===== flow/run.sh =====
#!/bin/bash
# the make line also repeats each setting of config.mk as NAME=value (left out here)
make -C /OpenROAD-flow-scripts/flow DESIGN_CONFIG=/design/flow/config.mk WORK_HOME=/design/flow/orfs CLKGATE_MAP_FILE= finish

===== flow/design.v =====
module gcd (
    input  logic        clk_i,
    input  logic        rst_i,
    input  logic        start_i,
    input  logic [31:0] a_i,
    input  logic [31:0] b_i,
    output logic        busy_o,
    output logic        valid_o,
    output logic [31:0] result_o
);
    logic [31:0] a, a_nxt;
    logic [31:0] b, b_nxt;
    logic [5:0]  k, k_nxt;           
    logic [31:0] result, result_nxt;
    typedef enum logic [3:0] {
        IDLE       = 4'b0000,
        LOAD       = 4'b0001,
        CHK_ZERO   = 4'b0010,
        FACTOR2    = 4'b0011,
        STRIP_A    = 4'b0100,
        STRIP_B    = 4'b0101,
        CMP        = 4'b0110,
        SUB        = 4'b0111,
        DONE       = 4'b1000
    } state_t;
    state_t state, state_nxt;
    logic a_is_zero, b_is_zero;
    logic both_even, a_even, b_even;
    logic a_gt_b;
    logic b_will_be_zero;           
    assign a_is_zero = (a == 0);
    assign b_is_zero = (b == 0);
    assign both_even = (a[0] == 0) && (b[0] == 0);
    assign a_even    = (a[0] == 0);
    assign b_even    = (b[0] == 0);
    assign a_gt_b    = (a > b);
    logic load_inputs, inc_k, shift_a, shift_b, swap, set_res;
    always_comb begin
        state_nxt   = state;
        load_inputs = 1'b0;
        inc_k       = 1'b0;
        shift_a     = 1'b0;
        shift_b     = 1'b0;
        swap        = 1'b0;
        set_res     = 1'b0;
        a_nxt      = a;
        b_nxt      = b;
        k_nxt      = k;
        result_nxt = result;
        b_will_be_zero = 1'b0;
        case (state)
            IDLE: begin
                if (start_i) begin
                    load_inputs = 1'b1;           
                    state_nxt   = LOAD;
                end
            end
            LOAD: begin
                a_nxt = a_i;                      
                b_nxt = b_i;
                k_nxt = 6'd0;                     
                state_nxt = CHK_ZERO;
            end
            CHK_ZERO: begin
                if (a_is_zero && b_is_zero) begin
                    set_res     = 1'b1;
                    result_nxt  = 32'd0;
                    state_nxt   = DONE;
                end else if (a_is_zero) begin
                    set_res     = 1'b1;
                    result_nxt  = b;
                    state_nxt   = DONE;
                end else if (b_is_zero) begin
                    set_res     = 1'b1;
                    result_nxt  = a;
                    state_nxt   = DONE;
                end else begin
                    state_nxt = FACTOR2;
                end
            end
            FACTOR2: begin
                if (both_even) begin
                    shift_a = 1'b1;
                    shift_b = 1'b1;
                    inc_k   = 1'b1;
                    a_nxt = a >> 1;
                    b_nxt = b >> 1;
                    k_nxt = k + 1'b1;
                    state_nxt = FACTOR2;           
                end else begin
                    state_nxt = STRIP_A;
                end
            end
            STRIP_A: begin
                if (a_even) begin
                    shift_a = 1'b1;
                    a_nxt   = a >> 1;
                    state_nxt = STRIP_A;
                end else begin
                    state_nxt = STRIP_B;
                end
            end
            STRIP_B: begin
                if (b_even) begin
                    shift_b = 1'b1;
                    b_nxt   = b >> 1;
                    state_nxt = STRIP_B;
                end else begin
                    state_nxt = CMP;
                end
            end
            CMP: begin
                if (a_gt_b) begin
                    swap  = 1'b1;
                    a_nxt = b;
                    b_nxt = a;
                end
                state_nxt = SUB;
            end
            SUB: begin
                b_nxt = b - a;                      
                b_will_be_zero = (b_nxt == 0);
                if (b_will_be_zero) begin
                    set_res     = 1'b1;
                    result_nxt  = a << k;         
                    state_nxt   = DONE;
                end else begin
                    state_nxt = STRIP_B;
                end
            end
            DONE: begin
                state_nxt = IDLE;                  
            end
            default: state_nxt = IDLE;            
        endcase
    end
    always_ff @(posedge clk_i or posedge rst_i) begin
        if (rst_i) begin
            a      <= 32'd0;
            b      <= 32'd0;
            k      <= 6'd0;
            result <= 32'd0;
        end else begin
            a      <= a_nxt;
            b      <= b_nxt;
            k      <= k_nxt;
            result <= result_nxt;
        end
    end
    always_ff @(posedge clk_i or posedge rst_i) begin
        if (rst_i)
            state <= IDLE;
        else
            state <= state_nxt;
    end
    always_ff @(posedge clk_i or posedge rst_i) begin
        if (rst_i) begin
            busy_o   <= 1'b0;
            valid_o  <= 1'b0;
            result_o <= 32'd0;
        end else begin
            busy_o   <= (state != IDLE) && (state != DONE);
            valid_o  <= set_res;                
            result_o <= result_nxt;
        end
    end
endmodule

===== flow/constraint.sdc =====
create_clock -name core_clock -period 2.97 [get_ports {clk_i}]
set_input_delay 0.5940 -clock core_clock [delete_from_list [all_inputs] [get_ports {clk_i}]]
set_output_delay 0.5940 -clock core_clock [all_outputs]
set_load 0.01 [all_outputs]

===== flow/config.mk =====
export PLATFORM = sky130hd
export DESIGN_NAME = gcd
export DESIGN_NICKNAME = gcd
export VERILOG_FILES = /design/flow/design.v
export SDC_FILE = /design/flow/constraint.sdc
export NUM_CORES = 4
export LEC_CHECK = 0
export ABC_AREA = 0
export CAP_MARGIN = 35
export CELL_PAD_IN_SITES_DETAIL_PLACEMENT = 2
export CELL_PAD_IN_SITES_GLOBAL_PLACEMENT = 2
export CORE_MARGIN = 8
export CORE_UTILIZATION = 32
export CTS_CLUSTER_SIZE = 76
export MAX_ROUTING_LAYER = met4
export MIN_ROUTING_LAYER = met1
export PLACE_DENSITY_LB_ADDON = 0.01
export SETUP_SLACK_MARGIN = 0.6
export SLEW_MARGIN = 10
export TNS_END_PERCENT = 60

==> Changelog: implementation, run 1 <==
## Implementation

* Clock Pin Slew Worst Setup and Hold Paths at 0.08 ns
* Syn nets at 1,284
* Ao+oa area frac at 27.9%
* Critical Path Max Stage Delay at 0.51 ns
* Xor/xnor cell area share of the yosys netlist at 2.83%
* Async SR Flop Fraction at 100%
* DP Area at 0.0128 mm²
* Simple-Gate Area Share at 15.9%
* Max_slew headroom at 30.3%
* # nets final at 1,581
* CP Capture Type: flip-flop
* Buffers added on ports at 100
* Total grt overflow at 0
* Initial antenna violation count at 1
* Nature of the critical path startpoint: flip-flop
* CTS max path bufs at 2
* Yosys Instances at 1,181
* FP Rows at 63
* R2R depth at 16
* Final WL at 52,000 µm
* Wire length on met3 at 2190 µm
* Dominant Register Cell: dfrtp_1
* Largest area contributor in the netlist: dfrtp_1
* Final GP Congestion at 0.936
* Critical path type: flip-flop to flip-flop
* Number of OpenROAD warnings at 31
* Crit path buf inv count at 3
* First-pass GRT wire length at 76,200 µm
* Via-to-Cell Ratio at 5.92
* Vias at 11,103
* Tot GR Track Use at 28.5%
* Hold path cells at 1
* Delay-heaviest family, CP: simple AND/OR/NAND/NOR gates
* Ports at 101
* CTS Root Cell: clkbuf_16
* Dpl cells at 1,815
* Tcrit/Tclk final at 146%
* Met2 WL at 25,400 µm
* Post-Syn Instances at 1,181
* Clk latency of the worst-skew pair at 0.38 ns
* Total CTS buffers at 9
* Top post-synthesis cells by area: dfrtp_1 (28%), o21ai_0 (6.4%), nand2_1 (6.1%)
* R2r setup slk at -1.35 ns
* Final core utilization at 48.6%
* P&R area growth vs syn at 50.5%
* H-tree Lvls at 3
* WP data arrival at 4.59 ns
* Fin. max-slew vios at 0
* Hold Crit Endpoint: result[22]$_DFFE_PP0P_
* Highest clock rate at 231 MHz
* Die outline height at 189 µm
* DRC errors left at 0
* Vias in the first global route at 11,895
* Final worst path period need at 4.32 ns
* Unrepaired setup endpoints after global routing: true
* TritonCTS clock tree: yes
* Setup-failing EPs final at 100
* Non-Filler Instances at 1,875
* Worst EP required at 3.24 ns
* EDFF count, synth at 0
* Crit path max fanout at 15
* YS chip area at 0.00956 mm²
* Syn avg cell area at 8.09 µm²
* First-pass DRT Iterations at 5
* Chip area at 0.0356 mm²
* Dominant comb cell: AND-OR/OR-AND gates
* Hold_sp: result[22]$_DFFE_PP0P_
* Dpl hpwl at 38,000 µm
* Synth Warn # at 1
* ANT nets after route at 0
* Crit path depth at 16
* Hold_ws at 0.511 ns
* Synth cell count leaders: nand2_1 (156), o21ai_0 (123), dfrtp_1 (108)
* Cell Area, Synth at 0.00956 mm²
* Worst Setup SP: a[0]$_DFFE_PP0P_
* Outcome: complete, but fails checks
* # clock sinks at 108
* Final hold viol count at 0
* Fp_density at 32.3%
* Reg-to-Reg End: result[0]$_DFFE_PP0P_
* Worst-Margin Slew at 1.04 ns
* Worst r2r src: a[0]$_DFFE_PP0P_
* Most common cell in the netlist: nand2_1
* Multiplexer area fraction after synthesis at 12.7%
* Distinct lib cells at 75
* Largest net degree at the start of global routing at 64
* Seq cells post-synth at 108
* Adder Area Share at 4.79%
* CP endpoint: result[0]$_DFFE_PP0P_
* Max Cap Viol at 0
* Cells along the critical path: buf_6 > ha_4 > inv_2 > fa_2 > a211oi_4 > o21ai_2 > a21oi_2 > xor2_2 > o21ai_2 > or4_4 > nor4b_4 > nand4_1 > or4_4 > o32a_4 > clkbuf_16 > mux2_4
* DRT iter0 DRCs at 635
* Worst Skew at 0.0124 ns
* M1 wire length at 22,800 µm
* Core Box Area at 0.0296 mm²
* Top Layer Used: met4
* Pre-CTS WS at -1.49 ns
* Min setup slack post-route at -1.35 ns
* Final Instance Area at 0.0144 mm²
* Slowest cell on crit path: or4_4
* Violated Checks: setup timing
* Synth top area share at 28.3%
* DR WL/cell at 27.7 µm
* Post-CTS Hold Buffers at 0
* Die width at 189 µm
* Worst min-delay path class: flip-flop to flip-flop
* Sequential fraction of the synthesis area at 28.3%
timing repair:
item	4_1_cts	5_1_grt
endpoints found under the setup margin	100	100
cloned	7	1
pin swaps	25	16
gates resized	117	75
setup buffers	22	11
metrics by stage:
step | TNS, ns
2_1_floorplan | -34.15
3_3_place_gp | -92.67
3_5_place_dp | -98.86
4_1_cts | -102.89
5_1_grt | -118.03
6_report | -107.31
metal layers:
layer / vias to the layer above / GRT usage [%]
met5: - / -
met4: 0 / 10.9
met3: 86 / 2.53
met2: 337 / 46.3
met1: 5734 / 36.5
li1: 4946 / -
final cells by class:
class,count,area (µm²)
Sequential cell,108,2700
Inverter,47,183
Tap cell,390,488
Timing Repair Buffer,396,3740
Clock inverter,3,67.6
Clock buffer,13,270
Fill cell,3159,15200
Multi-Input combinational cell,916,6920
Antenna cell,2,5.00
==> run 2, diff against run 1 <==
ABC_AREA = 1   (was 0)
CAP_MARGIN = 20   (was 35)
CELL_PAD_IN_SITES_DETAIL_PLACEMENT = unset   (was 2)
CELL_PAD_IN_SITES_GLOBAL_PLACEMENT = unset   (was 2)
CORE_MARGIN = 2   (was 8)
CORE_UTILIZATION = 72   (was 32)
CTS_CLUSTER_DIAMETER = 93   (was unset)
CTS_CLUSTER_SIZE = unset   (was 76)
MAX_ROUTING_LAYER = unset   (was met4)
MIN_ROUTING_LAYER = unset   (was met1)
PLACE_DENSITY = 0.37   (was unset)
PLACE_DENSITY_LB_ADDON = unset   (was 0.01)
SETUP_SLACK_MARGIN = -0.27   (was 0.6)
SLEW_MARGIN = 20   (was 10)
TNS_END_PERCENT = 10   (was 60)
clock period = 4.04 ns   (was 2.97 ns; I/O delays follow)
==> Changelog: implementation, run 2 <==
## Implementation

* FP Rows at 43 (-32%)
* Synth top area share at 26.2% (-2.1 points)
* Total grt overflow at 0 (unchanged)
* Final GP Congestion at 1.06 (+13%)
* # clock sinks at 108 (unchanged)
* Post-CTS Hold Buffers at 0 (unchanged)
* ANT nets after route at 0 (unchanged)
* Highest clock rate at 269 MHz (+16%)
* Non-Filler Instances at 1,914 (+2.1%)
* Nature of the critical path startpoint: flip-flop
* Seq cells post-synth at 108 (unchanged)
* Dpl hpwl at 27,900 µm (-27%)
* Dominant Register Cell: dfrtp_1
* Simple-Gate Area Share at 33.4% (+17 points)
* CTS Root Cell: clkbuf_16
* Largest area contributor in the netlist: dfrtp_1
* YS chip area at 0.0103 mm² (+8.0%)
* Hold path cells at 2 (+1)
* Buffers added on ports at 100 (unchanged)
* Critical Path Max Stage Delay at 0.48 ns (-0.03 ns)
* CP endpoint: a[9]$_DFFE_PP0P_
* Worst min-delay path class: flip-flop to flip-flop
* DRC errors left at 0 (unchanged)
* Clk latency of the worst-skew pair at 0.36 ns (-0.02 ns)
* Final WL at 37,400 µm (-28%)
* Dominant comb cell: simple AND/OR/NAND/NOR gates
* Most common cell in the netlist: nand2_1
* H-tree Lvls at 3 (unchanged)
* Multiplexer area fraction after synthesis at 0.970% (-12 points)
* Ao+oa area frac at 22.3% (-5.7 points)
* Crit path depth at 20 (+4)
* Chip area at 0.0153 mm² (-57%)
* Syn nets at 1,779 (+39%)
* Distinct lib cells at 48 (-36%)
* Initial antenna violation count at 0 (-1)
* TritonCTS clock tree: yes
* DR WL/cell at 19.6 µm (-29%)
* Worst r2r src: b[0]$_DFFE_PP0P_
* Tcrit/Tclk final at 92.1% (-53 points)
* Final worst path period need at 3.72 ns (-0.603 ns)
* R2R depth at 20 (+4)
* CTS max path bufs at 2 (unchanged)
* Die width at 124 µm (-34%)
* Crit path buf inv count at 3 (unchanged)
* P&R area growth vs syn at 13.4%
* EDFF count, synth at 0 (unchanged)
* Die outline height at 124 µm (-34%)
* Max_slew headroom at 28.2% (-2.1 points)
* # nets final at 1,832 (+16%)
* Core Box Area at 0.0139 mm² (-53%)
* Final hold viol count at 0 (unchanged)
* Flop area at 0.00270 mm² (about the same)
* Vias at 12,750 (+15%)
* Total CTS buffers at 9 (unchanged)
* CP Capture Type: flip-flop
* Number of OpenROAD warnings at 30 (-3.2%)
* Outcome: finished clean
* Async SR Flop Fraction at 100% (unchanged)
* Crit path max fanout at 56 (+41)
* Synth Warn # at 1 (unchanged)
* Max Cap Viol at 0 (unchanged)
* Top post-synthesis cells by area: dfrtp_1 (26%), nand2_1 (21%), inv_1 (8.3%)
* DRT iter0 DRCs at 2,727 (+330%)
* Post-CTS Resized at 0 (-100%)
* Cell Area, Synth at 0.0103 mm² (+8.0%)
* Yosys Instances at 1,676 (+42%)
* Largest net degree at the start of global routing at 61 (-4.7%)
* Fp_density at 74.1% (+42 points)
* Critical path type: flip-flop to flip-flop
* Fill cell total of the finished layout at 984 (-69%)
* # diodes at 0 (-2)
* Hold_sp: state[2]$_DFFE_PP0P_
* Adder Area Share at 4.44% (-0.35 points)
* Comb area at 0.00639 mm² (-7.6%)
* Post-Syn Instances at 1,676 (+42%)
* Sequential fraction of the synthesis area at 26.2% (-2.1 points)
* Vias in the first global route at 11,639 (-2.2%)
* Fin. max-slew vios at 0 (unchanged)
* Unrepaired setup endpoints after global routing: false
* Cells along the critical path: inv_1 > ha_1 > inv_1 > fa_1 > nand2_1 > nand2_1 > nand3_1 > nand2_1 > nand2_1 > nand2_1 > nand2_1 > nand2_1 > nand2_1 > nand2_1 > nand2_1 > o211ai_1 > nor2_4 > buf_4 > o211ai_1 > o21ai_0
* Setup TNS at 0 ns (+107.31 ns)
* R2r setup slk at 0.32 ns (+1.67 ns)
* Synth cell count leaders: nand2_1 (586), inv_1 (227), o21ai_0 (141)
* Dpl cells at 1,897 (+4.5%)
* Hold Crit Endpoint: busy_o$_DFF_PP0_
* Reg-to-Reg End: a[9]$_DFFE_PP0P_
* WP data arrival at 3.98 ns (-0.61 ns)
* Ports at 101 (unchanged)
* First-pass DRT Iterations at 12 (+7)
* Setup Fix Bufs, Post-CTS at 0 (-100%)
* Setup-failing EPs final at 0 (-100%)
* Slowest cell on crit path: buf_4
* First-pass GRT wire length at 59,400 µm (-22%)
* Worst Skew at 0.0151 ns (+0.00272 ns)
* Worst Setup SP: b[0]$_DFFE_PP0P_
* CP dominant cell by count: nand2_1
* Clock Pin Slew Worst Setup and Hold Paths at 0.08 ns (about the same)
* Syn avg cell area at 6.16 µm² (-24%)
* Xor/xnor cell area share of the yosys netlist at 0.764% (-2.1 points)
* Worst-Margin Slew at 1.08 ns (+0.0355 ns)
* Tot GR Track Use at 50.5% (+22 points)
* Via-to-Cell Ratio at 6.66 (+12%)
* Worst EP required at 4.30 ns (+1.06 ns)
* Delay-heaviest family, CP: simple AND/OR/NAND/NOR gates
[run 2: cell type report]
| type | instances | share of cell area [%] |
|---|---|---|
| clock inverters | 7 | 0.674 |
| clock buffers | 9 | 1.92 |
| well taps | 180 | 1.92 |
| inverters | 239 | 7.69 |
| repair buffers | 122 | 10.0 |
| multi-input cells | 1249 | 54.7 |
| flip-flops and latches | 108 | 23.1 |
[run 2: layer usage]
| layer | global-route usage (%) | vias up | wire [µm] |
|---|---|---|---|
| li1 | - | 5653 | - |
| met1 | 61.8 | 5608 | 13100 |
| met2 | 76.2 | 1189 | 15900 |
| met3 | 19.9 | 300 | 5600 |
| met4 | 27.5 | 0 | 2810 |
| met5 | 0 | - | 0 |
[run 2: through the flow]
stage / cell area [µm²] / util (%) / setup WS [ns] / hold WS (ns)
2_1_floorplan: 10300 / - / 0.386 / 0.457
3_3_place_gp: 11400 / 81.7 / 0.753 / 0.480
3_5_place_dp: 11400 / 81.7 / 0.591 / 0.487
4_1_cts: 11700 / 83.9 / 0.540 / 0.504
5_1_grt: 11700 / 84.0 / 0.204 / 0.521
6_report: 11700 / 84.0 / 0.320 / 0.502
==> run 3, diff against run 2 <==
CELL_PAD_IN_SITES_DETAIL_PLACEMENT = 2   (was unset)
CELL_PAD_IN_SITES_GLOBAL_PLACEMENT = 3   (was unset)
CORE_MARGIN = 8   (was 2)
CORE_UTILIZATION = 32   (was 72)
CTS_CLUSTER_DIAMETER = unset   (was 93)
CTS_CLUSTER_SIZE = 76   (was unset)
MIN_ROUTING_LAYER = met1   (was unset)
PLACE_DENSITY = unset   (was 0.37)
PLACE_DENSITY_LB_ADDON = 0.01   (was unset)
SETUP_SLACK_MARGIN = unset   (was -0.27)
TNS_END_PERCENT = 55   (was 10)
clock period = 8.45 ns   (was 4.04 ns; I/O delays follow)
==> Changelog: implementation, run 3 <==
## Implementation

* Outcome: finished clean
* First-pass GRT wire length at 76,900 µm (+30%)
* Met3 Use GR at 2.94% (-17 points)
* Tot GR Track Use at 26.1% (-24 points)
* Worst Setup SP: b[0]$_DFFE_PP0P_
* Setup TNS at 0 ns (unchanged)
* Setup Fix Bufs, Post-CTS at 0 (unchanged)
* Fin. max-slew vios at 0 (unchanged)
* Hold_ws at 0.510 ns (+0.00830 ns)
* Max Cap Viol at 0 (unchanged)
* First-pass DRT Iterations at 5 (-7)
* Pre-CTS WS at 4.27 ns (+3.68 ns)
* Crit path buf inv count at 2 (-1)
* Post-CTS Resized at 0 (unchanged)
* EDFF count, synth at 0 (unchanged)
* Tcrit/Tclk final at 48.2% (-44 points)
* Unrepaired setup endpoints after global routing: false
* Final GP Congestion at 0.873 (-18%)
* Ao+oa area frac at 22.3% (unchanged)
* # diodes at 0 (unchanged)
* Xor/xnor cell area share of the yosys netlist at 0.764% (unchanged)
* # nets final at 1,824 (-0.44%)
* # clock sinks at 108 (unchanged)
* Sequential fraction of the synthesis area at 26.2% (unchanged)
* Largest area contributor in the netlist: dfrtp_1
* Worst-Margin Slew at 1.03 ns (-0.0492 ns)
* Critical path type: flip-flop to flip-flop
* R2R depth at 19 (-5.0%)
* Hold Crit Endpoint: result[1]$_DFFE_PP0P_
* Synth cell count leaders: nand2_1 (586), inv_1 (227), o21ai_0 (141)
* Vias in the first global route at 12,603 (+8.3%)
* DR WL/cell at 23.7 µm (+21%)
* Die outline height at 196 µm (+58%)
* Worst Skew at 0.0135 ns (-0.00160 ns)
* Synth top area share at 26.2% (unchanged)
* H-tree Lvls at 3 (unchanged)
* Largest net degree at the start of global routing at 69 (+13%)
* Final WL at 50,500 µm (+35%)
* Gr busiest metal: met2
* Total CTS buffers at 9 (unchanged)
* Slowest cell on crit path: nand2_4
* Fp_density at 32.6% (-41 points)
* Yosys Instances at 1,676 (unchanged)
* Cell Area, Synth at 0.0103 mm² (unchanged)
* Simple-Gate Area Share at 33.4% (unchanged)
* Async SR Flop Fraction at 100% (unchanged)
* Reg-to-Reg End: result[19]$_DFFE_PP0P_
* FP Rows at 65 (+51%)
* Distinct lib cells at 48 (unchanged)
* Dpl hpwl at 40,900 µm (+46%)
* CTS Root Cell: clkbuf_16
* CP Capture Type: flip-flop
* Via-to-Cell Ratio at 5.59 (-16%)
* Top post-synthesis cells by area: dfrtp_1 (26%), nand2_1 (21%), inv_1 (8.3%)
* Cells along the critical path: inv_1 > ha_1 > inv_1 > fa_1 > nand3_1 > nand3_1 > nand2_1 > nand2_1 > nand2_1 > nand3_1 > nand2_1 > nand2_1 > nor2_1 > nand2_1 > nor2_2 > nand4_4 > nand2_4 > nand2_1 > nand2_1
* Buffers added on ports at 100 (unchanged)
* Worst EP required at 8.76 ns (+4.46 ns)
* Hold_sp: result[1]$_DFFE_PP0P_
* Final hold viol count at 0 (unchanged)
* Dpl cells at 2,111 (+11%)
* ANT nets after route at 0 (unchanged)
* Dominant Register Cell: dfrtp_1
* Worst min-delay path class: flip-flop to flip-flop
* Dominant comb cell: simple AND/OR/NAND/NOR gates
* Post-Syn Instances at 1,676 (unchanged)
* WP data arrival at 4.38 ns (+0.40 ns)
* Hold path cells at 2 (unchanged)
* Setup-failing EPs final at 0 (unchanged)
* CP endpoint: result[19]$_DFFE_PP0P_
* Clock Pin Slew Worst Setup and Hold Paths at 0.08 ns (about the same)
* Die width at 196 µm (+58%)
* Seq cells post-synth at 108 (unchanged)
* Vias at 11,889 (-6.8%)
* Final worst path period need at 4.08 ns (+0.357 ns)
* Min setup slack post-route at 4.37 ns (+4.05 ns)
* Critical Path Max Stage Delay at 0.52 ns (+0.04 ns)
* Number of OpenROAD warnings at 28 (-6.7%)
* DRC errors left at 0 (unchanged)
* Multiplexer area fraction after synthesis at 0.970% (unchanged)
* Total grt overflow at 0 (unchanged)
* Delay-heaviest family, CP: simple AND/OR/NAND/NOR gates
* Synth Warn # at 1 (unchanged)
* Highest clock rate at 245 MHz (-8.7%)
* Non-Filler Instances at 2,128 (+11%)
* DRT iter0 DRCs at 671 (-75%)
* Core Box Area at 0.0316 mm² (+130%)
* CP dominant cell by count: nand2_1
* TritonCTS clock tree: yes
* Chip area at 0.0382 mm² (+150%)
* Met1 Usage GRT at 33.8% (-28 points)
* Most common cell in the netlist: nand2_1
* Crit path depth at 19 (-5.0%)
* CTS max path bufs at 2 (unchanged)
* Syn nets at 1,779 (unchanged)
* Ports at 101 (unchanged)
* Nature of the critical path startpoint: flip-flop
* Syn avg cell area at 6.16 µm² (unchanged)
* Initial antenna violation count at 1 (+1)
* Crit path max fanout at 34 (-39%)
* Worst r2r src: b[0]$_DFFE_PP0P_
* P&R area growth vs syn at 15.9%
* Post-CTS Hold Buffers at 0 (unchanged)
* Met2 usage at 43.7% (-32 points)
* Clk latency of the worst-skew pair at 0.38 ns (+0.02 ns)
* YS chip area at 0.0103 mm² (unchanged)
* Max_slew headroom at 31.2% (+3.0 points)
* R2r setup slk at 4.37 ns (+4.05 ns)
* Adder Area Share at 4.44% (unchanged)
* Fill cell total of the finished layout at 3,937 (+300%)
run 3: layout make-up:
| type | instances | area [µm²] | area share (%) |
|---|---|---|---|
| Multi-Input combinational cell | 1249 | 6410 | 53.6 |
| Inverter | 239 | 900 | 7.52 |
| Tap cell | 402 | 503 | 4.21 |
| Sequential cell | 108 | 2700 | 22.6 |
| Clock buffer | 9 | 225 | 1.88 |
| Clock inverter | 7 | 100 | 0.837 |
| Timing Repair Buffer | 114 | 1120 | 9.35 |
run 3: stage by stage:
step	utilization [%]	instance area, µm²
after floorplan	-	10300
after global placement	36.7	11600
after detailed placement	36.7	11600
after CTS	37.7	11900
after global routing	37.8	12000
final	37.8	12000
run 3: per-layer routing:
metal,vias to the layer above,wire length [µm],share of wire [%]
met5,-,14,0.028
met4,2,1960,3.9
met2,263,23900,47
met1,5912,22900,45
met3,82,1800,3.6
li1,5630,-,-
==> run 4, diff against run 3 <==
ABC_AREA = 0   (was 1)
CAP_MARGIN = 40   (was 20)
CELL_PAD_IN_SITES_DETAIL_PLACEMENT = unset   (was 2)
CELL_PAD_IN_SITES_GLOBAL_PLACEMENT = unset   (was 3)
CORE_ASPECT_RATIO = 1.98   (was unset)
CORE_MARGIN = 10   (was 8)
CORE_UTILIZATION = 40   (was 32)
CTS_CLUSTER_DIAMETER = 379   (was unset)
CTS_CLUSTER_SIZE = 98   (was 76)
MIN_ROUTING_LAYER = unset   (was met1)
PLACE_DENSITY_LB_ADDON = 0.28   (was 0.01)
SETUP_SLACK_MARGIN = -0.6   (was unset)
TNS_END_PERCENT = 10   (was 55)
clock period = 6.0 ns   (was 8.45 ns; I/O delays follow)
==> Changelog: implementation, run 4 <==
## Implementation

* Outcome: finished clean
* DR WL/cell at 26.1 µm (+9.9%)
* R2R depth at 16 (-3)
* P&R area growth vs syn at 14.7%
* Seq cells post-synth at 108 (unchanged)
* Tot GR Track Use at 25.3% (-0.84 points)
* Sequential fraction of the synthesis area at 28.3% (+2.1 points)
* Synth cell count leaders: nand2_1 (156), o21ai_0 (123), dfrtp_1 (108)
* Post-Syn Instances at 1,181 (-30%)
* ANT nets after route at 0 (unchanged)
* Final hold viol count at 0 (unchanged)
* Final worst path period need at 5.11 ns (+1.03 ns)
* Chip area at 0.0308 mm² (-19%)
* Worst-Margin Slew at 0.788 ns (-0.239 ns)
* Total grt overflow at 0 (unchanged)
* Slowest cell on crit path: or4_4
* Fill cell total of the finished layout at 2,373 (-40%)
* Hold path cells at 1 (-1)
* Worst EP required at 6.27 ns (-2.49 ns)
* Worst Setup SP: b[0]$_DFFE_PP0P_
* R2r setup slk at 0.89 ns (-3.48 ns)
* Highest clock rate at 196 MHz (-20%)
* Post-CTS Resized at 0 (unchanged)
* H-tree Lvls at 3 (unchanged)
* EDFF count, synth at 0 (unchanged)
* Post-CTS Hold Buffers at 0 (unchanged)
* # diodes at 0 (unchanged)
* Crit path depth at 16 (-3)
* FP Rows at 79 (+22%)
* Distinct lib cells at 75 (+56%)
* Setup-failing EPs final at 0 (unchanged)
* Max_slew headroom at 47.4% (+16 points)
* Adder Area Share at 4.79% (+0.35 points)
* Vias in the first global route at 9,840 (-22%)
* Ports at 101 (unchanged)
* Async SR Flop Fraction at 100% (unchanged)
* CP endpoint: result[24]$_DFFE_PP0P_
* Dpl hpwl at 29,600 µm (-28%)
* Number of OpenROAD warnings at 28 (unchanged)
* Largest net degree at the start of global routing at 65 (-5.8%)
* Multiplexer area fraction after synthesis at 12.7% (+12 points)
* CTS Root Cell: clkbuf_16
* Critical path type: flip-flop to flip-flop
* Syn nets at 1,284 (-28%)
* # clock sinks at 108 (unchanged)
* Initial antenna violation count at 0 (-1)
* Max Cap Viol at 0 (unchanged)
* CP Capture Type: flip-flop
* Cell Area, Synth at 0.00956 mm² (-7.4%)
* First-pass DRT Iterations at 6 (+1)
* Delay-heaviest family, CP: AND-OR/OR-AND gates
* Synth Warn # at 1 (unchanged)
* Clock Pin Slew Worst Setup and Hold Paths at 0.08 ns (about the same)
* Dominant Register Cell: dfrtp_1
* Simple-Gate Area Share at 15.9% (-17 points)
* Via-to-Cell Ratio at 6.44 (+15%)
* Core Box Area at 0.0235 mm² (-26%)
* Clk latency of the worst-skew pair at 0.40 ns (+0.02 ns)
* Non-Filler Instances at 1,497 (-30%)
* CTS max path bufs at 2 (unchanged)
* Fin. max-slew vios at 0 (unchanged)
* Comb area at 0.00617 mm² (-3.7%)
* Buffers added on ports at 100 (unchanged)
* CP dominant cell by count: inv_1
* Yosys Instances at 1,181 (-30%)
* Largest area contributor in the netlist: dfrtp_1
* Reg-to-Reg End: result[24]$_DFFE_PP0P_
* DRT iter0 DRCs at 905 (+35%)
* Crit path buf inv count at 3 (+1)
* WP data arrival at 5.38 ns (+1.00 ns)
* TritonCTS clock tree: yes
* Crit path max fanout at 22 (-35%)
* Cells along the critical path: inv_1 > ha_1 > inv_1 > fa_1 > a211oi_1 > o21ai_1 > a21oi_1 > xor2_1 > o21ai_0 > or4_1 > nor4b_1 > nand4_1 > or4_4 > o32a_2 > buf_12 > mux2_4
* Hold_sp: result[10]$_DFFE_PP0P_
* Most common cell in the netlist: nand2_1
* Final GP Congestion at 0.998 (+14%)
* Fp_density at 40.6% (+8.0 points)
* Ao+oa area frac at 27.9% (+5.7 points)
* Nature of the critical path startpoint: flip-flop
* Syn avg cell area at 8.09 µm² (+31%)
* Worst r2r src: b[0]$_DFFE_PP0P_
* Worst Skew at 0.0139 ns (+0.000351 ns)
* Vias at 9,647 (-19%)
* Total CTS buffers at 9 (unchanged)
* Unrepaired setup endpoints after global routing: false
* Setup TNS at 0 ns (unchanged)
* Die outline height at 237 µm (+21%)
* Dpl cells at 1,481 (-30%)
* Final WL at 39,000 µm (-23%)
* DRC errors left at 0 (unchanged)
* Die width at 130 µm (-34%)
* Xor/xnor cell area share of the yosys netlist at 2.83% (+2.1 points)
* Tcrit/Tclk final at 85.1% (+37 points)
* Setup Fix Bufs, Post-CTS at 0 (unchanged)
* YS chip area at 0.00956 mm² (-7.4%)
* # nets final at 1,312 (-28%)
* First-pass GRT wire length at 59,200 µm (-23%)
* Synth top area share at 28.3% (+2.1 points)
* Top post-synthesis cells by area: dfrtp_1 (28%), o21ai_0 (6.4%), nand2_1 (6.1%)
* Flop area at 0.00270 mm² (unchanged)
* Critical Path Max Stage Delay at 0.49 ns (-0.03 ns)
* Worst min-delay path class: flip-flop to flip-flop
* Hold Crit Endpoint: result[10]$_DFFE_PP0P_
* Dominant comb cell: AND-OR/OR-AND gates
run 4: metal layers:
layer	global-route usage, %	up-vias	share of wire (%)
met5	0	-	0
met4	19.9	0	7.8
met3	3.21	150	5.1
met2	44.8	460	52
met1	25.9	4634	35
li1	-	4403	-
run 4: stage by stage:
| stage | setup WS, ns | hold WS [ns] | util [%] | area (µm²) |
|---|---|---|---|---|
| 2_1_floorplan | 1.83 | 0.534 | - | 9560 |
| 3_3_place_gp | 1.00 | 0.498 | 45.0 | 10600 |
| 3_5_place_dp | 1.01 | 0.495 | 45.3 | 10700 |
| 4_1_cts | 0.971 | 0.516 | 46.6 | 11000 |
| 5_1_grt | 0.594 | 0.528 | 46.6 | 11000 |
| 6_report | 0.892 | 0.510 | 46.6 | 11000 |
run 4: cell type report:
cell class	instances	area share, %
inverter	47	1.63
multi-input combinational	915	56.3
clock inverter	5	0.525
clock buffer	11	2.31
tap	283	3.23
sequential	108	24.7
timing repair buffer	128	11.3
==> run 5, diff against run 4 <==
ABC_AREA = unset   (was 0)
CAP_MARGIN = 20   (was 40)
CORE_ASPECT_RATIO = unset   (was 1.98)
CORE_MARGIN = 2   (was 10)
CORE_UTILIZATION = 18   (was 40)
CTS_CLUSTER_DIAMETER = unset   (was 379)
CTS_CLUSTER_SIZE = unset   (was 98)
PLACE_DENSITY = 0.6   (was unset)
PLACE_DENSITY_LB_ADDON = unset   (was 0.28)
SETUP_SLACK_MARGIN = unset   (was -0.6)
TNS_END_PERCENT = unset   (was 10)
clock period = 7.79 ns   (was 6.0 ns; I/O delays follow)
==> Changelog: implementation, run 5 <==
## Implementation

* Flop area at 0.00271 mm² (about the same)
* Dominant Register Cell: dfrtp_1
* Post-CTS Hold Buffers at 0 (unchanged)
* Slowest cell on crit path: o32a_2
* Dpl hpwl at 29,100 µm (-1.5%)
* Crit path depth at 15 (-1)
* Core Box Area at 0.0526 mm² (+120%)
* # diodes at 0 (unchanged)
* Chip area at 0.0549 mm² (+78%)
* Most common cell in the netlist: nand2_1
* TritonCTS clock tree: yes
* Tcrit/Tclk final at 65.6% (-20 points)
* Vias at 9,452 (-2.0%)
* Ao+oa area frac at 27.9% (unchanged)
* Post-CTS Resized at 0 (unchanged)
* Hold path cells at 1 (unchanged)
* Adder Area Share at 4.79% (unchanged)
* DRC errors left at 0 (unchanged)
* CP Capture Type: flip-flop
* Clock Pin Slew Worst Setup and Hold Paths at 0.09 ns (about the same)
* Yosys Instances at 1,181 (unchanged)
* Seq cells post-synth at 108 (unchanged)
* R2r setup slk at 2.68 ns (+1.79 ns)
* Final GP Congestion at 0.910 (-8.9%)
* Synth cell count leaders: nand2_1 (156), o21ai_0 (123), dfrtp_1 (108)
* Sequential fraction of the synthesis area at 28.3% (unchanged)
* Ports at 101 (unchanged)
* Critical path type: flip-flop to flip-flop
* Setup-failing EPs final at 0 (unchanged)
* Outcome: finished clean
* Distinct lib cells at 75 (unchanged)
* Final hold viol count at 0 (unchanged)
* Crit path max fanout at 34 (+55%)
* DR WL/cell at 20.1 µm (-23%)
* CTS Root Cell: clkbuf_16
* Worst r2r src: b[0]$_DFFE_PP0P_
* Max Cap Viol at 0 (unchanged)
* Fp_density at 18.2% (-22 points)
* Reg-to-Reg End: result[16]$_DFFE_PP0P_
* Fill cell total of the finished layout at 5,791 (+140%)
* Setup TNS at 0 ns (unchanged)
* CP dominant cell by count: inv_1
* Async SR Flop Fraction at 100% (unchanged)
* Syn avg cell area at 8.09 µm² (unchanged)
* Buffers added on ports at 100 (unchanged)
* Die outline height at 234 µm (-1.3%)
* Clk latency of the worst-skew pair at 0.38 ns (-0.02 ns)
* Synth top area share at 28.3% (unchanged)
* ANT nets after route at 0 (unchanged)
* Final WL at 38,000 µm (-2.6%)
* Number of OpenROAD warnings at 28 (unchanged)
* Comb area at 0.00618 mm² (about the same)
* Highest clock rate at 196 MHz (about the same)
* Worst Setup SP: b[0]$_DFFE_PP0P_
* Critical Path Max Stage Delay at 0.57 ns (+0.08 ns)
* # clock sinks at 108 (unchanged)
* Total grt overflow at 0 (unchanged)
* P&R area growth vs syn at 18.8%
* Hold Crit Endpoint: result[23]$_DFFE_PP0P_
* DRT iter0 DRCs at 1,219 (+35%)
* Xor/xnor cell area share of the yosys netlist at 2.83% (unchanged)
* Fin. max-slew vios at 0 (unchanged)
* Setup Fix Bufs, Post-CTS at 0 (unchanged)
* First-pass DRT Iterations at 5 (-1)
* Nature of the critical path startpoint: flip-flop
* YS chip area at 0.00956 mm² (unchanged)
* R2R depth at 15 (-1)
* Dominant comb cell: AND-OR/OR-AND gates
* WP data arrival at 5.37 ns (about the same)
* H-tree Lvls at 3 (unchanged)
* FP Rows at 84 (+6.3%)
* Post-Syn Instances at 1,181 (unchanged)
* Cells along the critical path: inv_1 > ha_1 > inv_1 > fa_1 > a211oi_1 > o21ai_1 > a21oi_1 > xor2_1 > o21ai_0 > or4_1 > nor4b_1 > nand4_1 > or4_4 > o32a_2 > mux2_4
* DP Area at 0.0110 mm² (+3.5%)
* Final worst path period need at 5.11 ns (-0.000414 ns)
* Hold_ws at 0.513 ns (+0.00248 ns)
* Worst min-delay path class: flip-flop to flip-flop
* Via-to-Cell Ratio at 5.01 (-22%)
* Unrepaired setup endpoints after global routing: false
* Largest net degree at the start of global routing at 65 (unchanged)
* Vias in the first global route at 9,018 (-8.4%)
* Worst Skew at 0.0144 ns (+0.000577 ns)
* Initial antenna violation count at 0 (unchanged)
* Max_slew headroom at 31.1% (-16 points)
* Crit path buf inv count at 2 (-1)
* Cell Area, Synth at 0.00956 mm² (unchanged)
* Hold_sp: result[23]$_DFFE_PP0P_
* Delay-heaviest family, CP: AND-OR/OR-AND gates
* CP endpoint: result[16]$_DFFE_PP0P_
* Worst EP required at 8.05 ns (+1.78 ns)
* Tot GR Track Use at 13.7% (-12 points)
* Synth Warn # at 1 (unchanged)
* Final Instance Area at 0.0113 mm² (+3.5%)
* Largest area contributor in the netlist: dfrtp_1
* Worst-Margin Slew at 1.03 ns (+0.246 ns)
* Multiplexer area fraction after synthesis at 12.7% (unchanged)
* CTS max path bufs at 2 (unchanged)
* Die width at 234 µm (+81%)
* Total CTS buffers at 9 (unchanged)
* Simple-Gate Area Share at 15.9% (unchanged)
* Top post-synthesis cells by area: dfrtp_1 (28%), o21ai_0 (6.4%), nand2_1 (6.1%)
* Syn nets at 1,284 (unchanged)
* EDFF count, synth at 0 (unchanged)
* # nets final at 1,298 (-1.1%)
* First-pass GRT wire length at 56,900 µm (-3.9%)
==> run 5: metal layers <==
layer | global-route usage (%) | vias to the layer above | part of all wire (%)
li1 | - | 4380 | -
met1 | 18.6 | 4585 | 44
met2 | 21.7 | 432 | 45
met3 | 2.89 | 55 | 8.2
met4 | 4.07 | 0 | 2.7
met5 | 0 | - | 0
==> run 5: area by class of cell <==
class	count	share of cell area [%]
Sequential cell	108	23.8
Timing Repair Buffer	114	9.75
Clock buffer	10	2.11
Inverter	47	1.58
Clock inverter	6	0.717
Tap cell	688	7.58
Multi-Input combinational cell	915	54.4
==> run 5: stage by stage <==
stage / utilization [%] / worst slack [ns] / cells
6_report: 21.6 / 2.68 / 1888
5_1_grt: 21.6 / 2.35 / 1888
4_1_cts: 21.6 / 2.75 / 1888
3_5_place_dp: 21.0 / 2.81 / 1872
3_3_place_gp: 21.0 / 2.94 / 1872
2_1_floorplan: - / 3.39 / 1181
==> run 6, diff against run 5 <==
ABC_AREA = 0   (was unset)
CELL_PAD_IN_SITES_DETAIL_PLACEMENT = 0   (was unset)
CELL_PAD_IN_SITES_GLOBAL_PLACEMENT = 0   (was unset)
CORE_UTILIZATION = 70   (was 18)
CTS_CLUSTER_DIAMETER = 26   (was unset)
CTS_CLUSTER_SIZE = 76   (was unset)
MIN_ROUTING_LAYER = met1   (was unset)
PLACE_DENSITY = 0.64   (was 0.6)
SETUP_SLACK_MARGIN = -0.19   (was unset)
TNS_END_PERCENT = 55   (was unset)
clock period = 2.79 ns   (was 7.79 ns; I/O delays follow)
==> Changelog: implementation, run 6 <==
### Metrics

* Outcome: stopped before the end
* Stop stage: clock tree synthesis
* Error msg: [ERROR DPL-0038] Utilization greater than 100%, impossible to legalize
* Adder Area Share at 4.79% (unchanged)
* Multiplexer area fraction after synthesis at 12.7% (unchanged)
* Sequential fraction of the synthesis area at 28.3% (unchanged)
* Die outline height at 121 µm (-48%)
* Dpl cells at 1,571 (-16%)
* Die width at 121 µm (-48%)
* Largest area contributor in the netlist: dfrtp_1
* DP Area at 0.0122 mm² (+11%)
* FP Rows at 42 (-50%)
* YS chip area at 0.00956 mm² (unchanged)
* Top post-synthesis cells by area: dfrtp_1 (28%), o21ai_0 (6.4%), nand2_1 (6.1%)
* Dominant Register Cell: dfrtp_1
* Ports at 101 (unchanged)
* Simple-Gate Area Share at 15.9% (unchanged)
* Syn avg cell area at 8.09 µm² (unchanged)
* Chip area at 0.0146 mm² (-73%)
* Yosys Instances at 1,181 (unchanged)
* Fp_density at 71.9% (+54 points)
* Final GP Congestion at 1.12 (+23%)
* Synth cell count leaders: nand2_1 (156), o21ai_0 (123), dfrtp_1 (108)
* Most common cell in the netlist: nand2_1
* EDFF count, synth at 0 (unchanged)
* Dpl hpwl at 28,800 µm (-1.0%)
* Syn nets at 1,284 (unchanged)
* Async SR Flop Fraction at 100% (unchanged)
* Xor/xnor cell area share of the yosys netlist at 2.83% (unchanged)
* Dominant comb cell: AND-OR/OR-AND gates
* Synth Warn # at 1 (unchanged)
* Post-Syn Instances at 1,181 (unchanged)
* Ao+oa area frac at 27.9% (unchanged)
* Synth top area share at 28.3% (unchanged)
* Buffers added on ports at 100 (unchanged)
* Core Box Area at 0.0133 mm² (-75%)
* Seq cells post-synth at 108 (unchanged)
* Distinct lib cells at 75 (unchanged)
* Cell Area, Synth at 0.00956 mm² (unchanged)
[run 6: stage by stage]
stage	hold WS, ns	util (%)	worst slack [ns]
after floorplan	0.534	-	-1.19
after global placement	0.496	91.7	-1.16
after detailed placement	0.501	91.7	-1.31
==> run 7, diff against run 6 <==
ABC_AREA = 1   (was 0)
CELL_PAD_IN_SITES_GLOBAL_PLACEMENT = 3   (was 0)
CORE_MARGIN = 4   (was 2)
CORE_UTILIZATION = 37   (was 70)
CTS_CLUSTER_DIAMETER = unset   (was 26)
CTS_CLUSTER_SIZE = unset   (was 76)
GPL_ROUTABILITY_DRIVEN = 0   (was unset)
MAX_ROUTING_LAYER = met4   (was unset)
MIN_ROUTING_LAYER = unset   (was met1)
PLACE_DENSITY = 0.6   (was 0.64)
SETUP_SLACK_MARGIN = 0.57   (was -0.19)
SLEW_MARGIN = 40   (was 20)
TNS_END_PERCENT = 15   (was 55)
clock period = 6.0 ns   (was 2.79 ns; I/O delays follow)
==> Changelog: implementation, run 7 <==
## Implementation

* Outcome: finished clean
* Dominant Register Cell: dfrtp_1
* Worst EP required at 6.31 ns
* Critical Path Max Stage Delay at 0.51 ns
* EDFF count, synth at 0 (unchanged)
* Top post-synthesis cells by area: dfrtp_1 (26%), nand2_1 (21%), inv_1 (8.3%)
* Fp_density at 38.0% (-34 points)
* Synth top area share at 26.2% (-2.1 points)
* Adder Area Share at 4.44% (-0.35 points)
* P&R area growth vs syn at 15.2%
* Number of OpenROAD warnings at 31
* Initial antenna violation count at 0
* Fill cell total of the finished layout at 3,049
* Worst min-delay path class: flip-flop to flip-flop
* CP Capture Type: flip-flop
* Async SR Flop Fraction at 100% (unchanged)
* Critical path type: flip-flop to flip-flop
* # diodes at 0
* Final hold viol count at 0
* Post-CTS Hold Buffers at 0
* Crit path max fanout at 34
* # clock sinks at 108
* DRC errors left at 0
* Post-CTS Resized at 0
* Yosys Instances at 1,676 (+42%)
* ANT nets after route at 0
* Clock Pin Slew Worst Setup and Hold Paths at 0.09 ns
* Vias at 11,416
* Tot GR Track Use at 28.5%
* Ports at 101 (unchanged)
* Cell Area, Synth at 0.0103 mm² (+8.0%)
* Delay-heaviest family, CP: simple AND/OR/NAND/NOR gates
* Setup TNS at 0 ns
* Nature of the critical path startpoint: flip-flop
* Sequential fraction of the synthesis area at 26.2% (-2.1 points)
* Crit path buf inv count at 2
* Unrepaired setup endpoints after global routing: false
* WP data arrival at 4.41 ns
* Largest net degree at the start of global routing at 69
* Total CTS buffers at 9
* DRT iter0 DRCs at 987
* Clk latency of the worst-skew pair at 0.37 ns
* Simple-Gate Area Share at 33.4% (+17 points)
* Ao+oa area frac at 22.3% (-5.7 points)
* Max_slew headroom at 44.5%
* YS chip area at 0.0103 mm² (+8.0%)
* Total grt overflow at 0
* Die width at 175 µm (+45%)
* H-tree Lvls at 3
* Worst-Margin Slew at 0.824 ns
* Tcrit/Tclk final at 68.5%
* Hold Crit Endpoint: busy_o$_DFF_PP0_
* Fin. max-slew vios at 0
* Core Box Area at 0.0272 mm² (+100%)
* R2r setup slk at 1.89 ns
* Final WL at 43,000 µm
* Via-to-Cell Ratio at 5.44
* CTS Root Cell: clkbuf_16
* Worst r2r src: b[0]$_DFFE_PP0P_
* Buffers added on ports at 100 (unchanged)
* Setup-failing EPs final at 0
* Worst Skew at 0.0132 ns
* FP Rows at 60 (+43%)
* Hold_sp: state[2]$_DFFE_PP0P_
* Crit path depth at 19
* Syn nets at 1,779 (+39%)
* Max Cap Viol at 0
* CTS max path bufs at 2
* Largest area contributor in the netlist: dfrtp_1
* Dominant comb cell: simple AND/OR/NAND/NOR gates
* Vias in the first global route at 10,802
* Syn avg cell area at 6.16 µm² (-24%)
* Final worst path period need at 4.11 ns
* TritonCTS clock tree: yes
* Worst Setup SP: b[0]$_DFFE_PP0P_
* Dpl hpwl at 34,000 µm (+18%)
* Xor/xnor cell area share of the yosys netlist at 0.764% (-2.1 points)
* Distinct lib cells at 48 (-36%)
* Synth Warn # at 1 (unchanged)
* CP endpoint: result[18]$_DFFE_PP0P_
* # nets final at 1,824
* CP dominant cell by count: nand2_1
* R2R depth at 19
* Hold_ws at 0.497 ns
* Cells along the critical path: inv_1 > ha_1 > inv_1 > fa_1 > nand3_1 > nand3_1 > nand2_1 > nand2_1 > nand2_1 > nand3_1 > nand2_1 > nand2_1 > nor2_1 > nand2_1 > nor2_2 > nand4_4 > nand2_4 > nand2_1 > nand2_1
* DR WL/cell at 20.5 µm
* Die outline height at 175 µm (+45%)
* Chip area at 0.0306 mm² (+110%)
* First-pass DRT Iterations at 6
* Slowest cell on crit path: nand2_4
* Seq cells post-synth at 108 (unchanged)
* Post-Syn Instances at 1,676 (+42%)
* Most common cell in the netlist: nand2_1
* Setup Fix Bufs, Post-CTS at 0
* Hold path cells at 2
* Synth cell count leaders: nand2_1 (586), inv_1 (227), o21ai_0 (141)
* Highest clock rate at 243 MHz
* Reg-to-Reg End: result[18]$_DFFE_PP0P_
* First-pass GRT wire length at 65,300 µm
* Multiplexer area fraction after synthesis at 0.970% (-12 points)
[run 7: cell type report]
type / instances / area [µm²] / share of cell area (%)
Clock buffer: 9 / 225 / 1.89
Inverter: 239 / 902 / 7.59
Multi-Input combinational cell: 1249 / 6400 / 53.9
Clock inverter: 7 / 60.1 / 0.505
Sequential cell: 108 / 2700 / 22.7
Tap cell: 372 / 465 / 3.92
Timing Repair Buffer: 114 / 1130 / 9.50
[run 7: layer usage]
layer	wire length, µm	global-route usage, %
met5	0	-
met4	1530	9.66
met3	2030	2.23
met2	19600	44.5
met1	19800	39.2
[run 7: per-stage QoR]
stage | worst slack (ns) | utilization (%) | cell area (µm²) | cells
floorplan | 1.95 | - | 10300 | 1676
global placement | 1.91 | 42.6 | 11600 | 2081
detailed placement | 1.90 | 42.7 | 11600 | 2082
CTS | 1.86 | 43.7 | 11900 | 2098
global route | 1.56 | 43.7 | 11900 | 2098
finish | 1.89 | 43.7 | 11900 | 2098
==> run 8, diff against run 7 <==
ABC_AREA = 0   (was 1)
CAP_MARGIN = 10   (was 20)
CELL_PAD_IN_SITES_DETAIL_PLACEMENT = 2   (was 0)
CELL_PAD_IN_SITES_GLOBAL_PLACEMENT = 2   (was 3)
CORE_MARGIN = 8   (was 4)
CORE_UTILIZATION = 33   (was 37)
CTS_CLUSTER_SIZE = 76   (was unset)
GPL_ROUTABILITY_DRIVEN = unset   (was 0)
GPL_TIMING_DRIVEN = 1   (was unset)
MAX_ROUTING_LAYER = met5   (was met4)
MIN_ROUTING_LAYER = met1   (was unset)
PLACE_DENSITY = unset   (was 0.6)
PLACE_DENSITY_LB_ADDON = 0.01   (was unset)
SETUP_SLACK_MARGIN = 0.6   (was 0.57)
SLEW_MARGIN = 10   (was 40)
TNS_END_PERCENT = 60   (was 15)
clock period = 2.89 ns   (was 6.0 ns; I/O delays follow)
==> Changelog: implementation, run 8 <==
## Implementation

* Wire length on met3 at 2440 µm (+20%)
* Slowest cell on crit path: or4_4
* Seq cells post-synth at 108 (unchanged)
* Top Layer Used: met5
* Dpl cells at 1,822 (-12%)
* DRT iter0 DRCs at 859 (-13%)
* Outcome: complete, but fails checks
* Non-Filler Instances at 1,865 (-11%)
* Highest clock rate at 230 MHz (-5.4%)
* CP Capture Type: flip-flop
* Ports at 101 (unchanged)
* First-pass DRT Iterations at 8 (+2)
* Sequential fraction of the synthesis area at 28.3% (+2.1 points)
* # diodes at 0 (unchanged)
* Clk latency of the worst-skew pair at 0.38 ns (about the same)
* DRC errors left at 0 (unchanged)
* Yosys Instances at 1,181 (-30%)
* H-tree Lvls at 3 (unchanged)
* Syn nets at 1,284 (-28%)
* Vias in the first global route at 11,928 (+10%)
* YS chip area at 0.00956 mm² (-7.4%)
* CTS Root Cell: clkbuf_16
* Nature of the critical path startpoint: flip-flop
* Cell Area, Synth at 0.00956 mm² (-7.4%)
* Initial antenna violation count at 1 (+1)
* Synth cell count leaders: nand2_1 (156), o21ai_0 (123), dfrtp_1 (108)
* Tcrit/Tclk final at 150% (+82 points)
* Hold_ws at 0.509 ns (+0.0123 ns)
* Async SR Flop Fraction at 100% (unchanged)
* Dominant Register Cell: dfrtp_1
* Die width at 186 µm (+6.4%)
* Synth top area share at 28.3% (+2.1 points)
* Fin. max-slew vios at 0 (unchanged)
* Via-to-Cell Ratio at 5.99 (+10%)
* Vias at 11,176 (-2.1%)
* Worst-Margin Slew at 1.15 ns (+0.327 ns)
* Hold_sp: result[8]$_DFFE_PP0P_
* Setup-failing EPs final at 100 (+100)
* Core Box Area at 0.0286 mm² (+5.3%)
* Met2 WL at 25,400 µm (+29%)
* Max_slew headroom at 22.6% (-22 points)
* Largest area contributor in the netlist: dfrtp_1
* M1 wire length at 22,300 µm (+12%)
* ANT nets after route at 0 (unchanged)
* Critical Path Max Stage Delay at 0.51 ns (about the same)
* EDFF count, synth at 0 (unchanged)
* Most common cell in the netlist: nand2_1
* Final core utilization at 49.5% (+5.8 points)
* Die outline height at 186 µm (+6.4%)
* Post-Syn Instances at 1,181 (-30%)
* TritonCTS clock tree: yes
* Dominant comb cell: AND-OR/OR-AND gates
* CTS max path bufs at 2 (unchanged)
* Reg-to-Reg End: result[3]$_DFFE_PP0P_
* # clock sinks at 108 (unchanged)
* Worst EP required at 3.14 ns (-3.17 ns)
* Clock Pin Slew Worst Setup and Hold Paths at 0.09 ns (about the same)
* Final WL at 51,900 µm (+21%)
* Hold Crit Endpoint: result[8]$_DFFE_PP0P_
* P&R area growth vs syn at 48.4%
* Unrepaired setup endpoints after global routing: true
* FP Rows at 62 (+3.3%)
* Simple-Gate Area Share at 15.9% (-17 points)
* Ao+oa area frac at 27.9% (+5.7 points)
* Top post-synthesis cells by area: dfrtp_1 (28%), o21ai_0 (6.4%), nand2_1 (6.1%)
* R2r setup slk at -1.45 ns (-3.34 ns)
* Final hold viol count at 0 (unchanged)
* Buffers added on ports at 100 (unchanged)
* Adder Area Share at 4.79% (+0.35 points)
* Crit path depth at 17 (-2)
* Syn avg cell area at 8.09 µm² (+31%)
* Dpl hpwl at 37,800 µm (+11%)
* Final GP Congestion at 0.921
* Min setup slack post-route at -1.45 ns (-3.34 ns)
* Hold path cells at 1 (-1)
* Tot GR Track Use at 28.6% (+0.096 points)
* Worst Skew at 0.0260 ns (+0.0128 ns)
* # nets final at 1,579 (-13%)
* Xor/xnor cell area share of the yosys netlist at 2.83% (+2.1 points)
* Largest net degree at the start of global routing at 64 (-7.2%)
* Distinct lib cells at 75 (+56%)
* Total CTS buffers at 9 (unchanged)
* Delay-heaviest family, CP: simple AND/OR/NAND/NOR gates
* Total grt overflow at 0 (unchanged)
* Worst min-delay path class: flip-flop to flip-flop
* Post-CTS Hold Buffers at 0 (unchanged)
* Worst Setup SP: b[0]$_DFFE_PP0P_
* Worst r2r src: b[0]$_DFFE_PP0P_
* Crit path max fanout at 8 (-76%)
* Final worst path period need at 4.34 ns (+0.232 ns)
* Crit path buf inv count at 6 (+4)
* Number of OpenROAD warnings at 31 (unchanged)
* DR WL/cell at 27.8 µm (+36%)
* Chip area at 0.0347 mm² (+13%)
* Violated Checks: setup timing
* R2R depth at 17 (-2)
* Fp_density at 33.4% (-4.6 points)
* Max Cap Viol at 0 (unchanged)
* Cells along the critical path: inv_2 > buf_6 > ha_4 > inv_2 > fa_2 > buf_4 > buf_4 > xnor2_1 > nand2_1 > nor4_2 > nand4_1 > nor4b_4 > nand4_1 > or4_4 > o32a_4 > clkbuf_16 > mux2_4
* Synth Warn # at 1 (unchanged)
* CP endpoint: result[3]$_DFFE_PP0P_
* Critical path type: flip-flop to flip-flop
* WP data arrival at 4.59 ns (+0.18 ns)
* First-pass GRT wire length at 75,000 µm (+15%)
* Multiplexer area fraction after synthesis at 12.7% (+12 points)
==> run 8: what timing repair did <==
action | in CTS | in global routing
pin swaps | 21 | 10
resized | 116 | 57
cloned | 6 | 2
setup endpoints to repair | 100 | 100
buffers inserted | 12 | 7
==> run 8: final cells by class <==
cell class | instances | area (µm²)
clock buffers | 13 | 250
clock inverters | 3 | 46.3
multi-input cells | 916 | 6860
well taps | 384 | 480
inverters | 47 | 183
repair buffers | 394 | 3660
fillers | 3093 | 14400
flip-flops and latches | 108 | 2700
==> run 8: per-stage QoR <==
| stage | setup WS (ns) | setup TNS (ns) | area, µm² |
|---|---|---|---|
| finish | -1.45 | -112.13 | 14200 |
| global route | -1.59 | -124.50 | 14200 |
| CTS | -1.43 | -105.94 | 13800 |
| detailed placement | -1.52 | -109.01 | 12800 |
| global placement | -1.40 | -96.76 | 12800 |
| floorplan | -1.09 | -40.57 | 9810 |
==> run 8: layer usage <==
layer	vias to the layer above	track usage, %
met1	5780	37.3
met5	-	0
met4	2	9.69
met2	361	48.8
met3	94	2.78
li1	4939	-
==> run 9, diff against run 8 <==
ABC_AREA = unset   (was 0)
CAP_MARGIN = 35   (was 10)
CELL_PAD_IN_SITES_DETAIL_PLACEMENT = unset   (was 2)
CELL_PAD_IN_SITES_GLOBAL_PLACEMENT = unset   (was 2)
CORE_MARGIN = 2   (was 8)
CORE_UTILIZATION = 72   (was 33)
CTS_CLUSTER_DIAMETER = 33   (was unset)
CTS_CLUSTER_SIZE = 67   (was 76)
GPL_TIMING_DRIVEN = unset   (was 1)
MAX_ROUTING_LAYER = unset   (was met5)
MIN_ROUTING_LAYER = unset   (was met1)
PLACE_DENSITY_LB_ADDON = 0.29   (was 0.01)
SETUP_SLACK_MARGIN = unset   (was 0.6)
SLEW_MARGIN = 20   (was 10)
TNS_END_PERCENT = 5   (was 60)
clock period = 4.24 ns   (was 2.89 ns; I/O delays follow)
==> Changelog: implementation, run 9 <==
## Implementation

* DRT iter0 DRCs at 2,123 (+150%)
* Worst r2r src: a[4]$_DFFE_PP0P_
* Dpl hpwl at 25,000 µm (-34%)
* Fin. max-slew vios at 0 (unchanged)
* # diodes at 0 (unchanged)
* P&R area growth vs syn at 20.0%
* Syn nets at 1,284 (unchanged)
* Adder Area Share at 4.79% (unchanged)
* Synth cell count leaders: nand2_1 (156), o21ai_0 (123), dfrtp_1 (108)
* Violated Checks: setup timing
* Crit path max fanout at 34 (+26)
* CTS Root Cell: clkbuf_16
* Slowest cell on crit path: or4_1
* Critical path type: flip-flop to flip-flop
* Tcrit/Tclk final at 104% (-47 points)
* Crit path depth at 14 (-3)
* Fp_density at 73.0% (+40 points)
* Crit path buf inv count at 3 (-3)
* Largest area contributor in the netlist: dfrtp_1
* Synth top area share at 28.3% (unchanged)
* Hold_ws at 0.513 ns (+0.00456 ns)
* Tot GR Track Use at 47.8% (+19 points)
* CP Capture Type: flip-flop
* First-pass GRT wire length at 53,300 µm (-29%)
* Clock Pin Slew Worst Setup and Hold Paths at 0.09 ns (about the same)
* Multiplexer area fraction after synthesis at 12.7% (unchanged)
* CTS max path bufs at 2 (unchanged)
* Die outline height at 119 µm (-36%)
* DP Area at 0.0111 mm² (-14%)
* Final hold viol count at 0 (unchanged)
* Buffers added on ports at 100 (unchanged)
* Chip area at 0.0142 mm² (-59%)
* Syn avg cell area at 8.09 µm² (unchanged)
* Post-Syn Instances at 1,181 (unchanged)
* Ao+oa area frac at 27.9% (unchanged)
* YS chip area at 0.00956 mm² (unchanged)
* Highest clock rate at 228 MHz (-1.2%)
* Worst-Margin Slew at 0.828 ns (-0.323 ns)
* ANT nets after route at 0 (unchanged)
* # clock sinks at 108 (unchanged)
* Final worst path period need at 4.39 ns (+0.0516 ns)
* Hold Crit Endpoint: result[3]$_DFFE_PP0P_
* Reg-to-Reg End: result[12]$_DFFE_PP0P_
* Unrepaired setup endpoints after global routing: true
* FP Rows at 42 (-32%)
* Seq cells post-synth at 108 (unchanged)
* Xor/xnor cell area share of the yosys netlist at 2.83% (unchanged)
* Critical Path Max Stage Delay at 0.56 ns (+0.05 ns)
* Max Cap Viol at 0 (unchanged)
* Worst min-delay path class: flip-flop to flip-flop
* Hold_sp: result[3]$_DFFE_PP0P_
* Number of OpenROAD warnings at 31 (unchanged)
* EDFF count, synth at 0 (unchanged)
* Async SR Flop Fraction at 100% (unchanged)
* Hold path cells at 1 (unchanged)
* Via-to-Cell Ratio at 7.42 (+24%)
* Core Box Area at 0.0131 mm² (-54%)
* DR WL/cell at 23.6 µm (-15%)
* Final WL at 34,300 µm (-34%)
* Worst EP required at 4.50 ns (+1.36 ns)
* Total grt overflow at 0 (unchanged)
* Final Instance Area at 0.0115 mm² (-19%)
* Largest net degree at the start of global routing at 61 (-4.7%)
* Pre-CTS WS at 0.0273 ns (+1.55 ns)
* Outcome: complete, but fails checks
* Most common cell in the netlist: nand2_1
* Non-Filler Instances at 1,457 (-22%)
* Vias in the first global route at 9,837 (-18%)
* WP data arrival at 4.65 ns (+0.06 ns)
* Dpl cells at 1,441 (-21%)
* Yosys Instances at 1,181 (unchanged)
* First-pass DRT Iterations at 12 (+4)
* Cell Area, Synth at 0.00956 mm² (unchanged)
* Delay-heaviest family, CP: simple AND/OR/NAND/NOR gates
* Total CTS buffers at 9 (unchanged)
* # nets final at 1,379 (-13%)
* Simple-Gate Area Share at 15.9% (unchanged)
* H-tree Lvls at 3 (unchanged)
* Synth Warn # at 1 (unchanged)
* Setup-failing EPs final at 31 (-69%)
* Sequential fraction of the synthesis area at 28.3% (unchanged)
* R2R depth at 14 (-3)
* Post-CTS Hold Buffers at 0 (unchanged)
* Worst Skew at 0.0177 ns (-0.00822 ns)
* TritonCTS clock tree: yes
* Distinct lib cells at 75 (unchanged)
* Clk latency of the worst-skew pair at 0.38 ns (about the same)
* CP endpoint: result[12]$_DFFE_PP0P_
* DRC errors left at 0 (unchanged)
* R2r setup slk at -0.15 ns (+1.30 ns)
* Dominant Register Cell: dfrtp_1
* Nature of the critical path startpoint: flip-flop
* Initial antenna violation count at 0 (-1)
* Top post-synthesis cells by area: dfrtp_1 (28%), o21ai_0 (6.4%), nand2_1 (6.1%)
* Final GP Congestion at 1.09 (+19%)
* Worst Setup SP: a[4]$_DFFE_PP0P_
* Dominant comb cell: AND-OR/OR-AND gates
* Die width at 119 µm (-36%)
* Cells along the critical path: inv_1 > ha_1 > a21oi_1 > buf_4 > a311o_1 > a32oi_1 > xor2_1 > or4_1 > nor4b_2 > nand4_1 > or4_4 > o32a_2 > buf_12 > mux2_4
* Vias at 10,814 (-3.2%)
* Ports at 101 (unchanged)
* Min setup slack post-route at -0.152 ns (+1.30 ns)
* Max_slew headroom at 44.8% (+22 points)
-- run 9: stage by stage --
| step | TNS [ns] | util [%] |
|---|---|---|
| final | -4.36 | 87.7 |
| after global routing | -6.98 | 87.7 |
| after CTS | 0 | 87.0 |
| after detailed placement | 0 | 84.7 |
| after global placement | 0 | 84.1 |
| after floorplan | 0 | - |
-- run 9: layout make-up --
class | count | area (µm²)
Tap cell | 176 | 220
Inverter | 47 | 179
Sequential cell | 108 | 2700
Clock inverter | 6 | 73.8
Clock buffer | 10 | 229
Fill cell | 684 | 1610
Multi-Input combinational cell | 915 | 6250
Timing Repair Buffer | 195 | 1820
-- run 9: timing repair --
item	in CTS	in global routing
gates resized	0	17
endpoints found under the hold margin	0	0
endpoints found under the setup margin	0	68
buffers inserted	0	0
-- run 9: layer usage --
metal | global-route usage, % | share of wire [%] | vias to the layer above
li1 | - | - | 4539
met1 | 62.1 | 34 | 4916
met2 | 72.8 | 43 | 1087
met3 | 12.7 | 15 | 272
met4 | 26.0 | 7.1 | 0
met5 | 0 | 0 | -
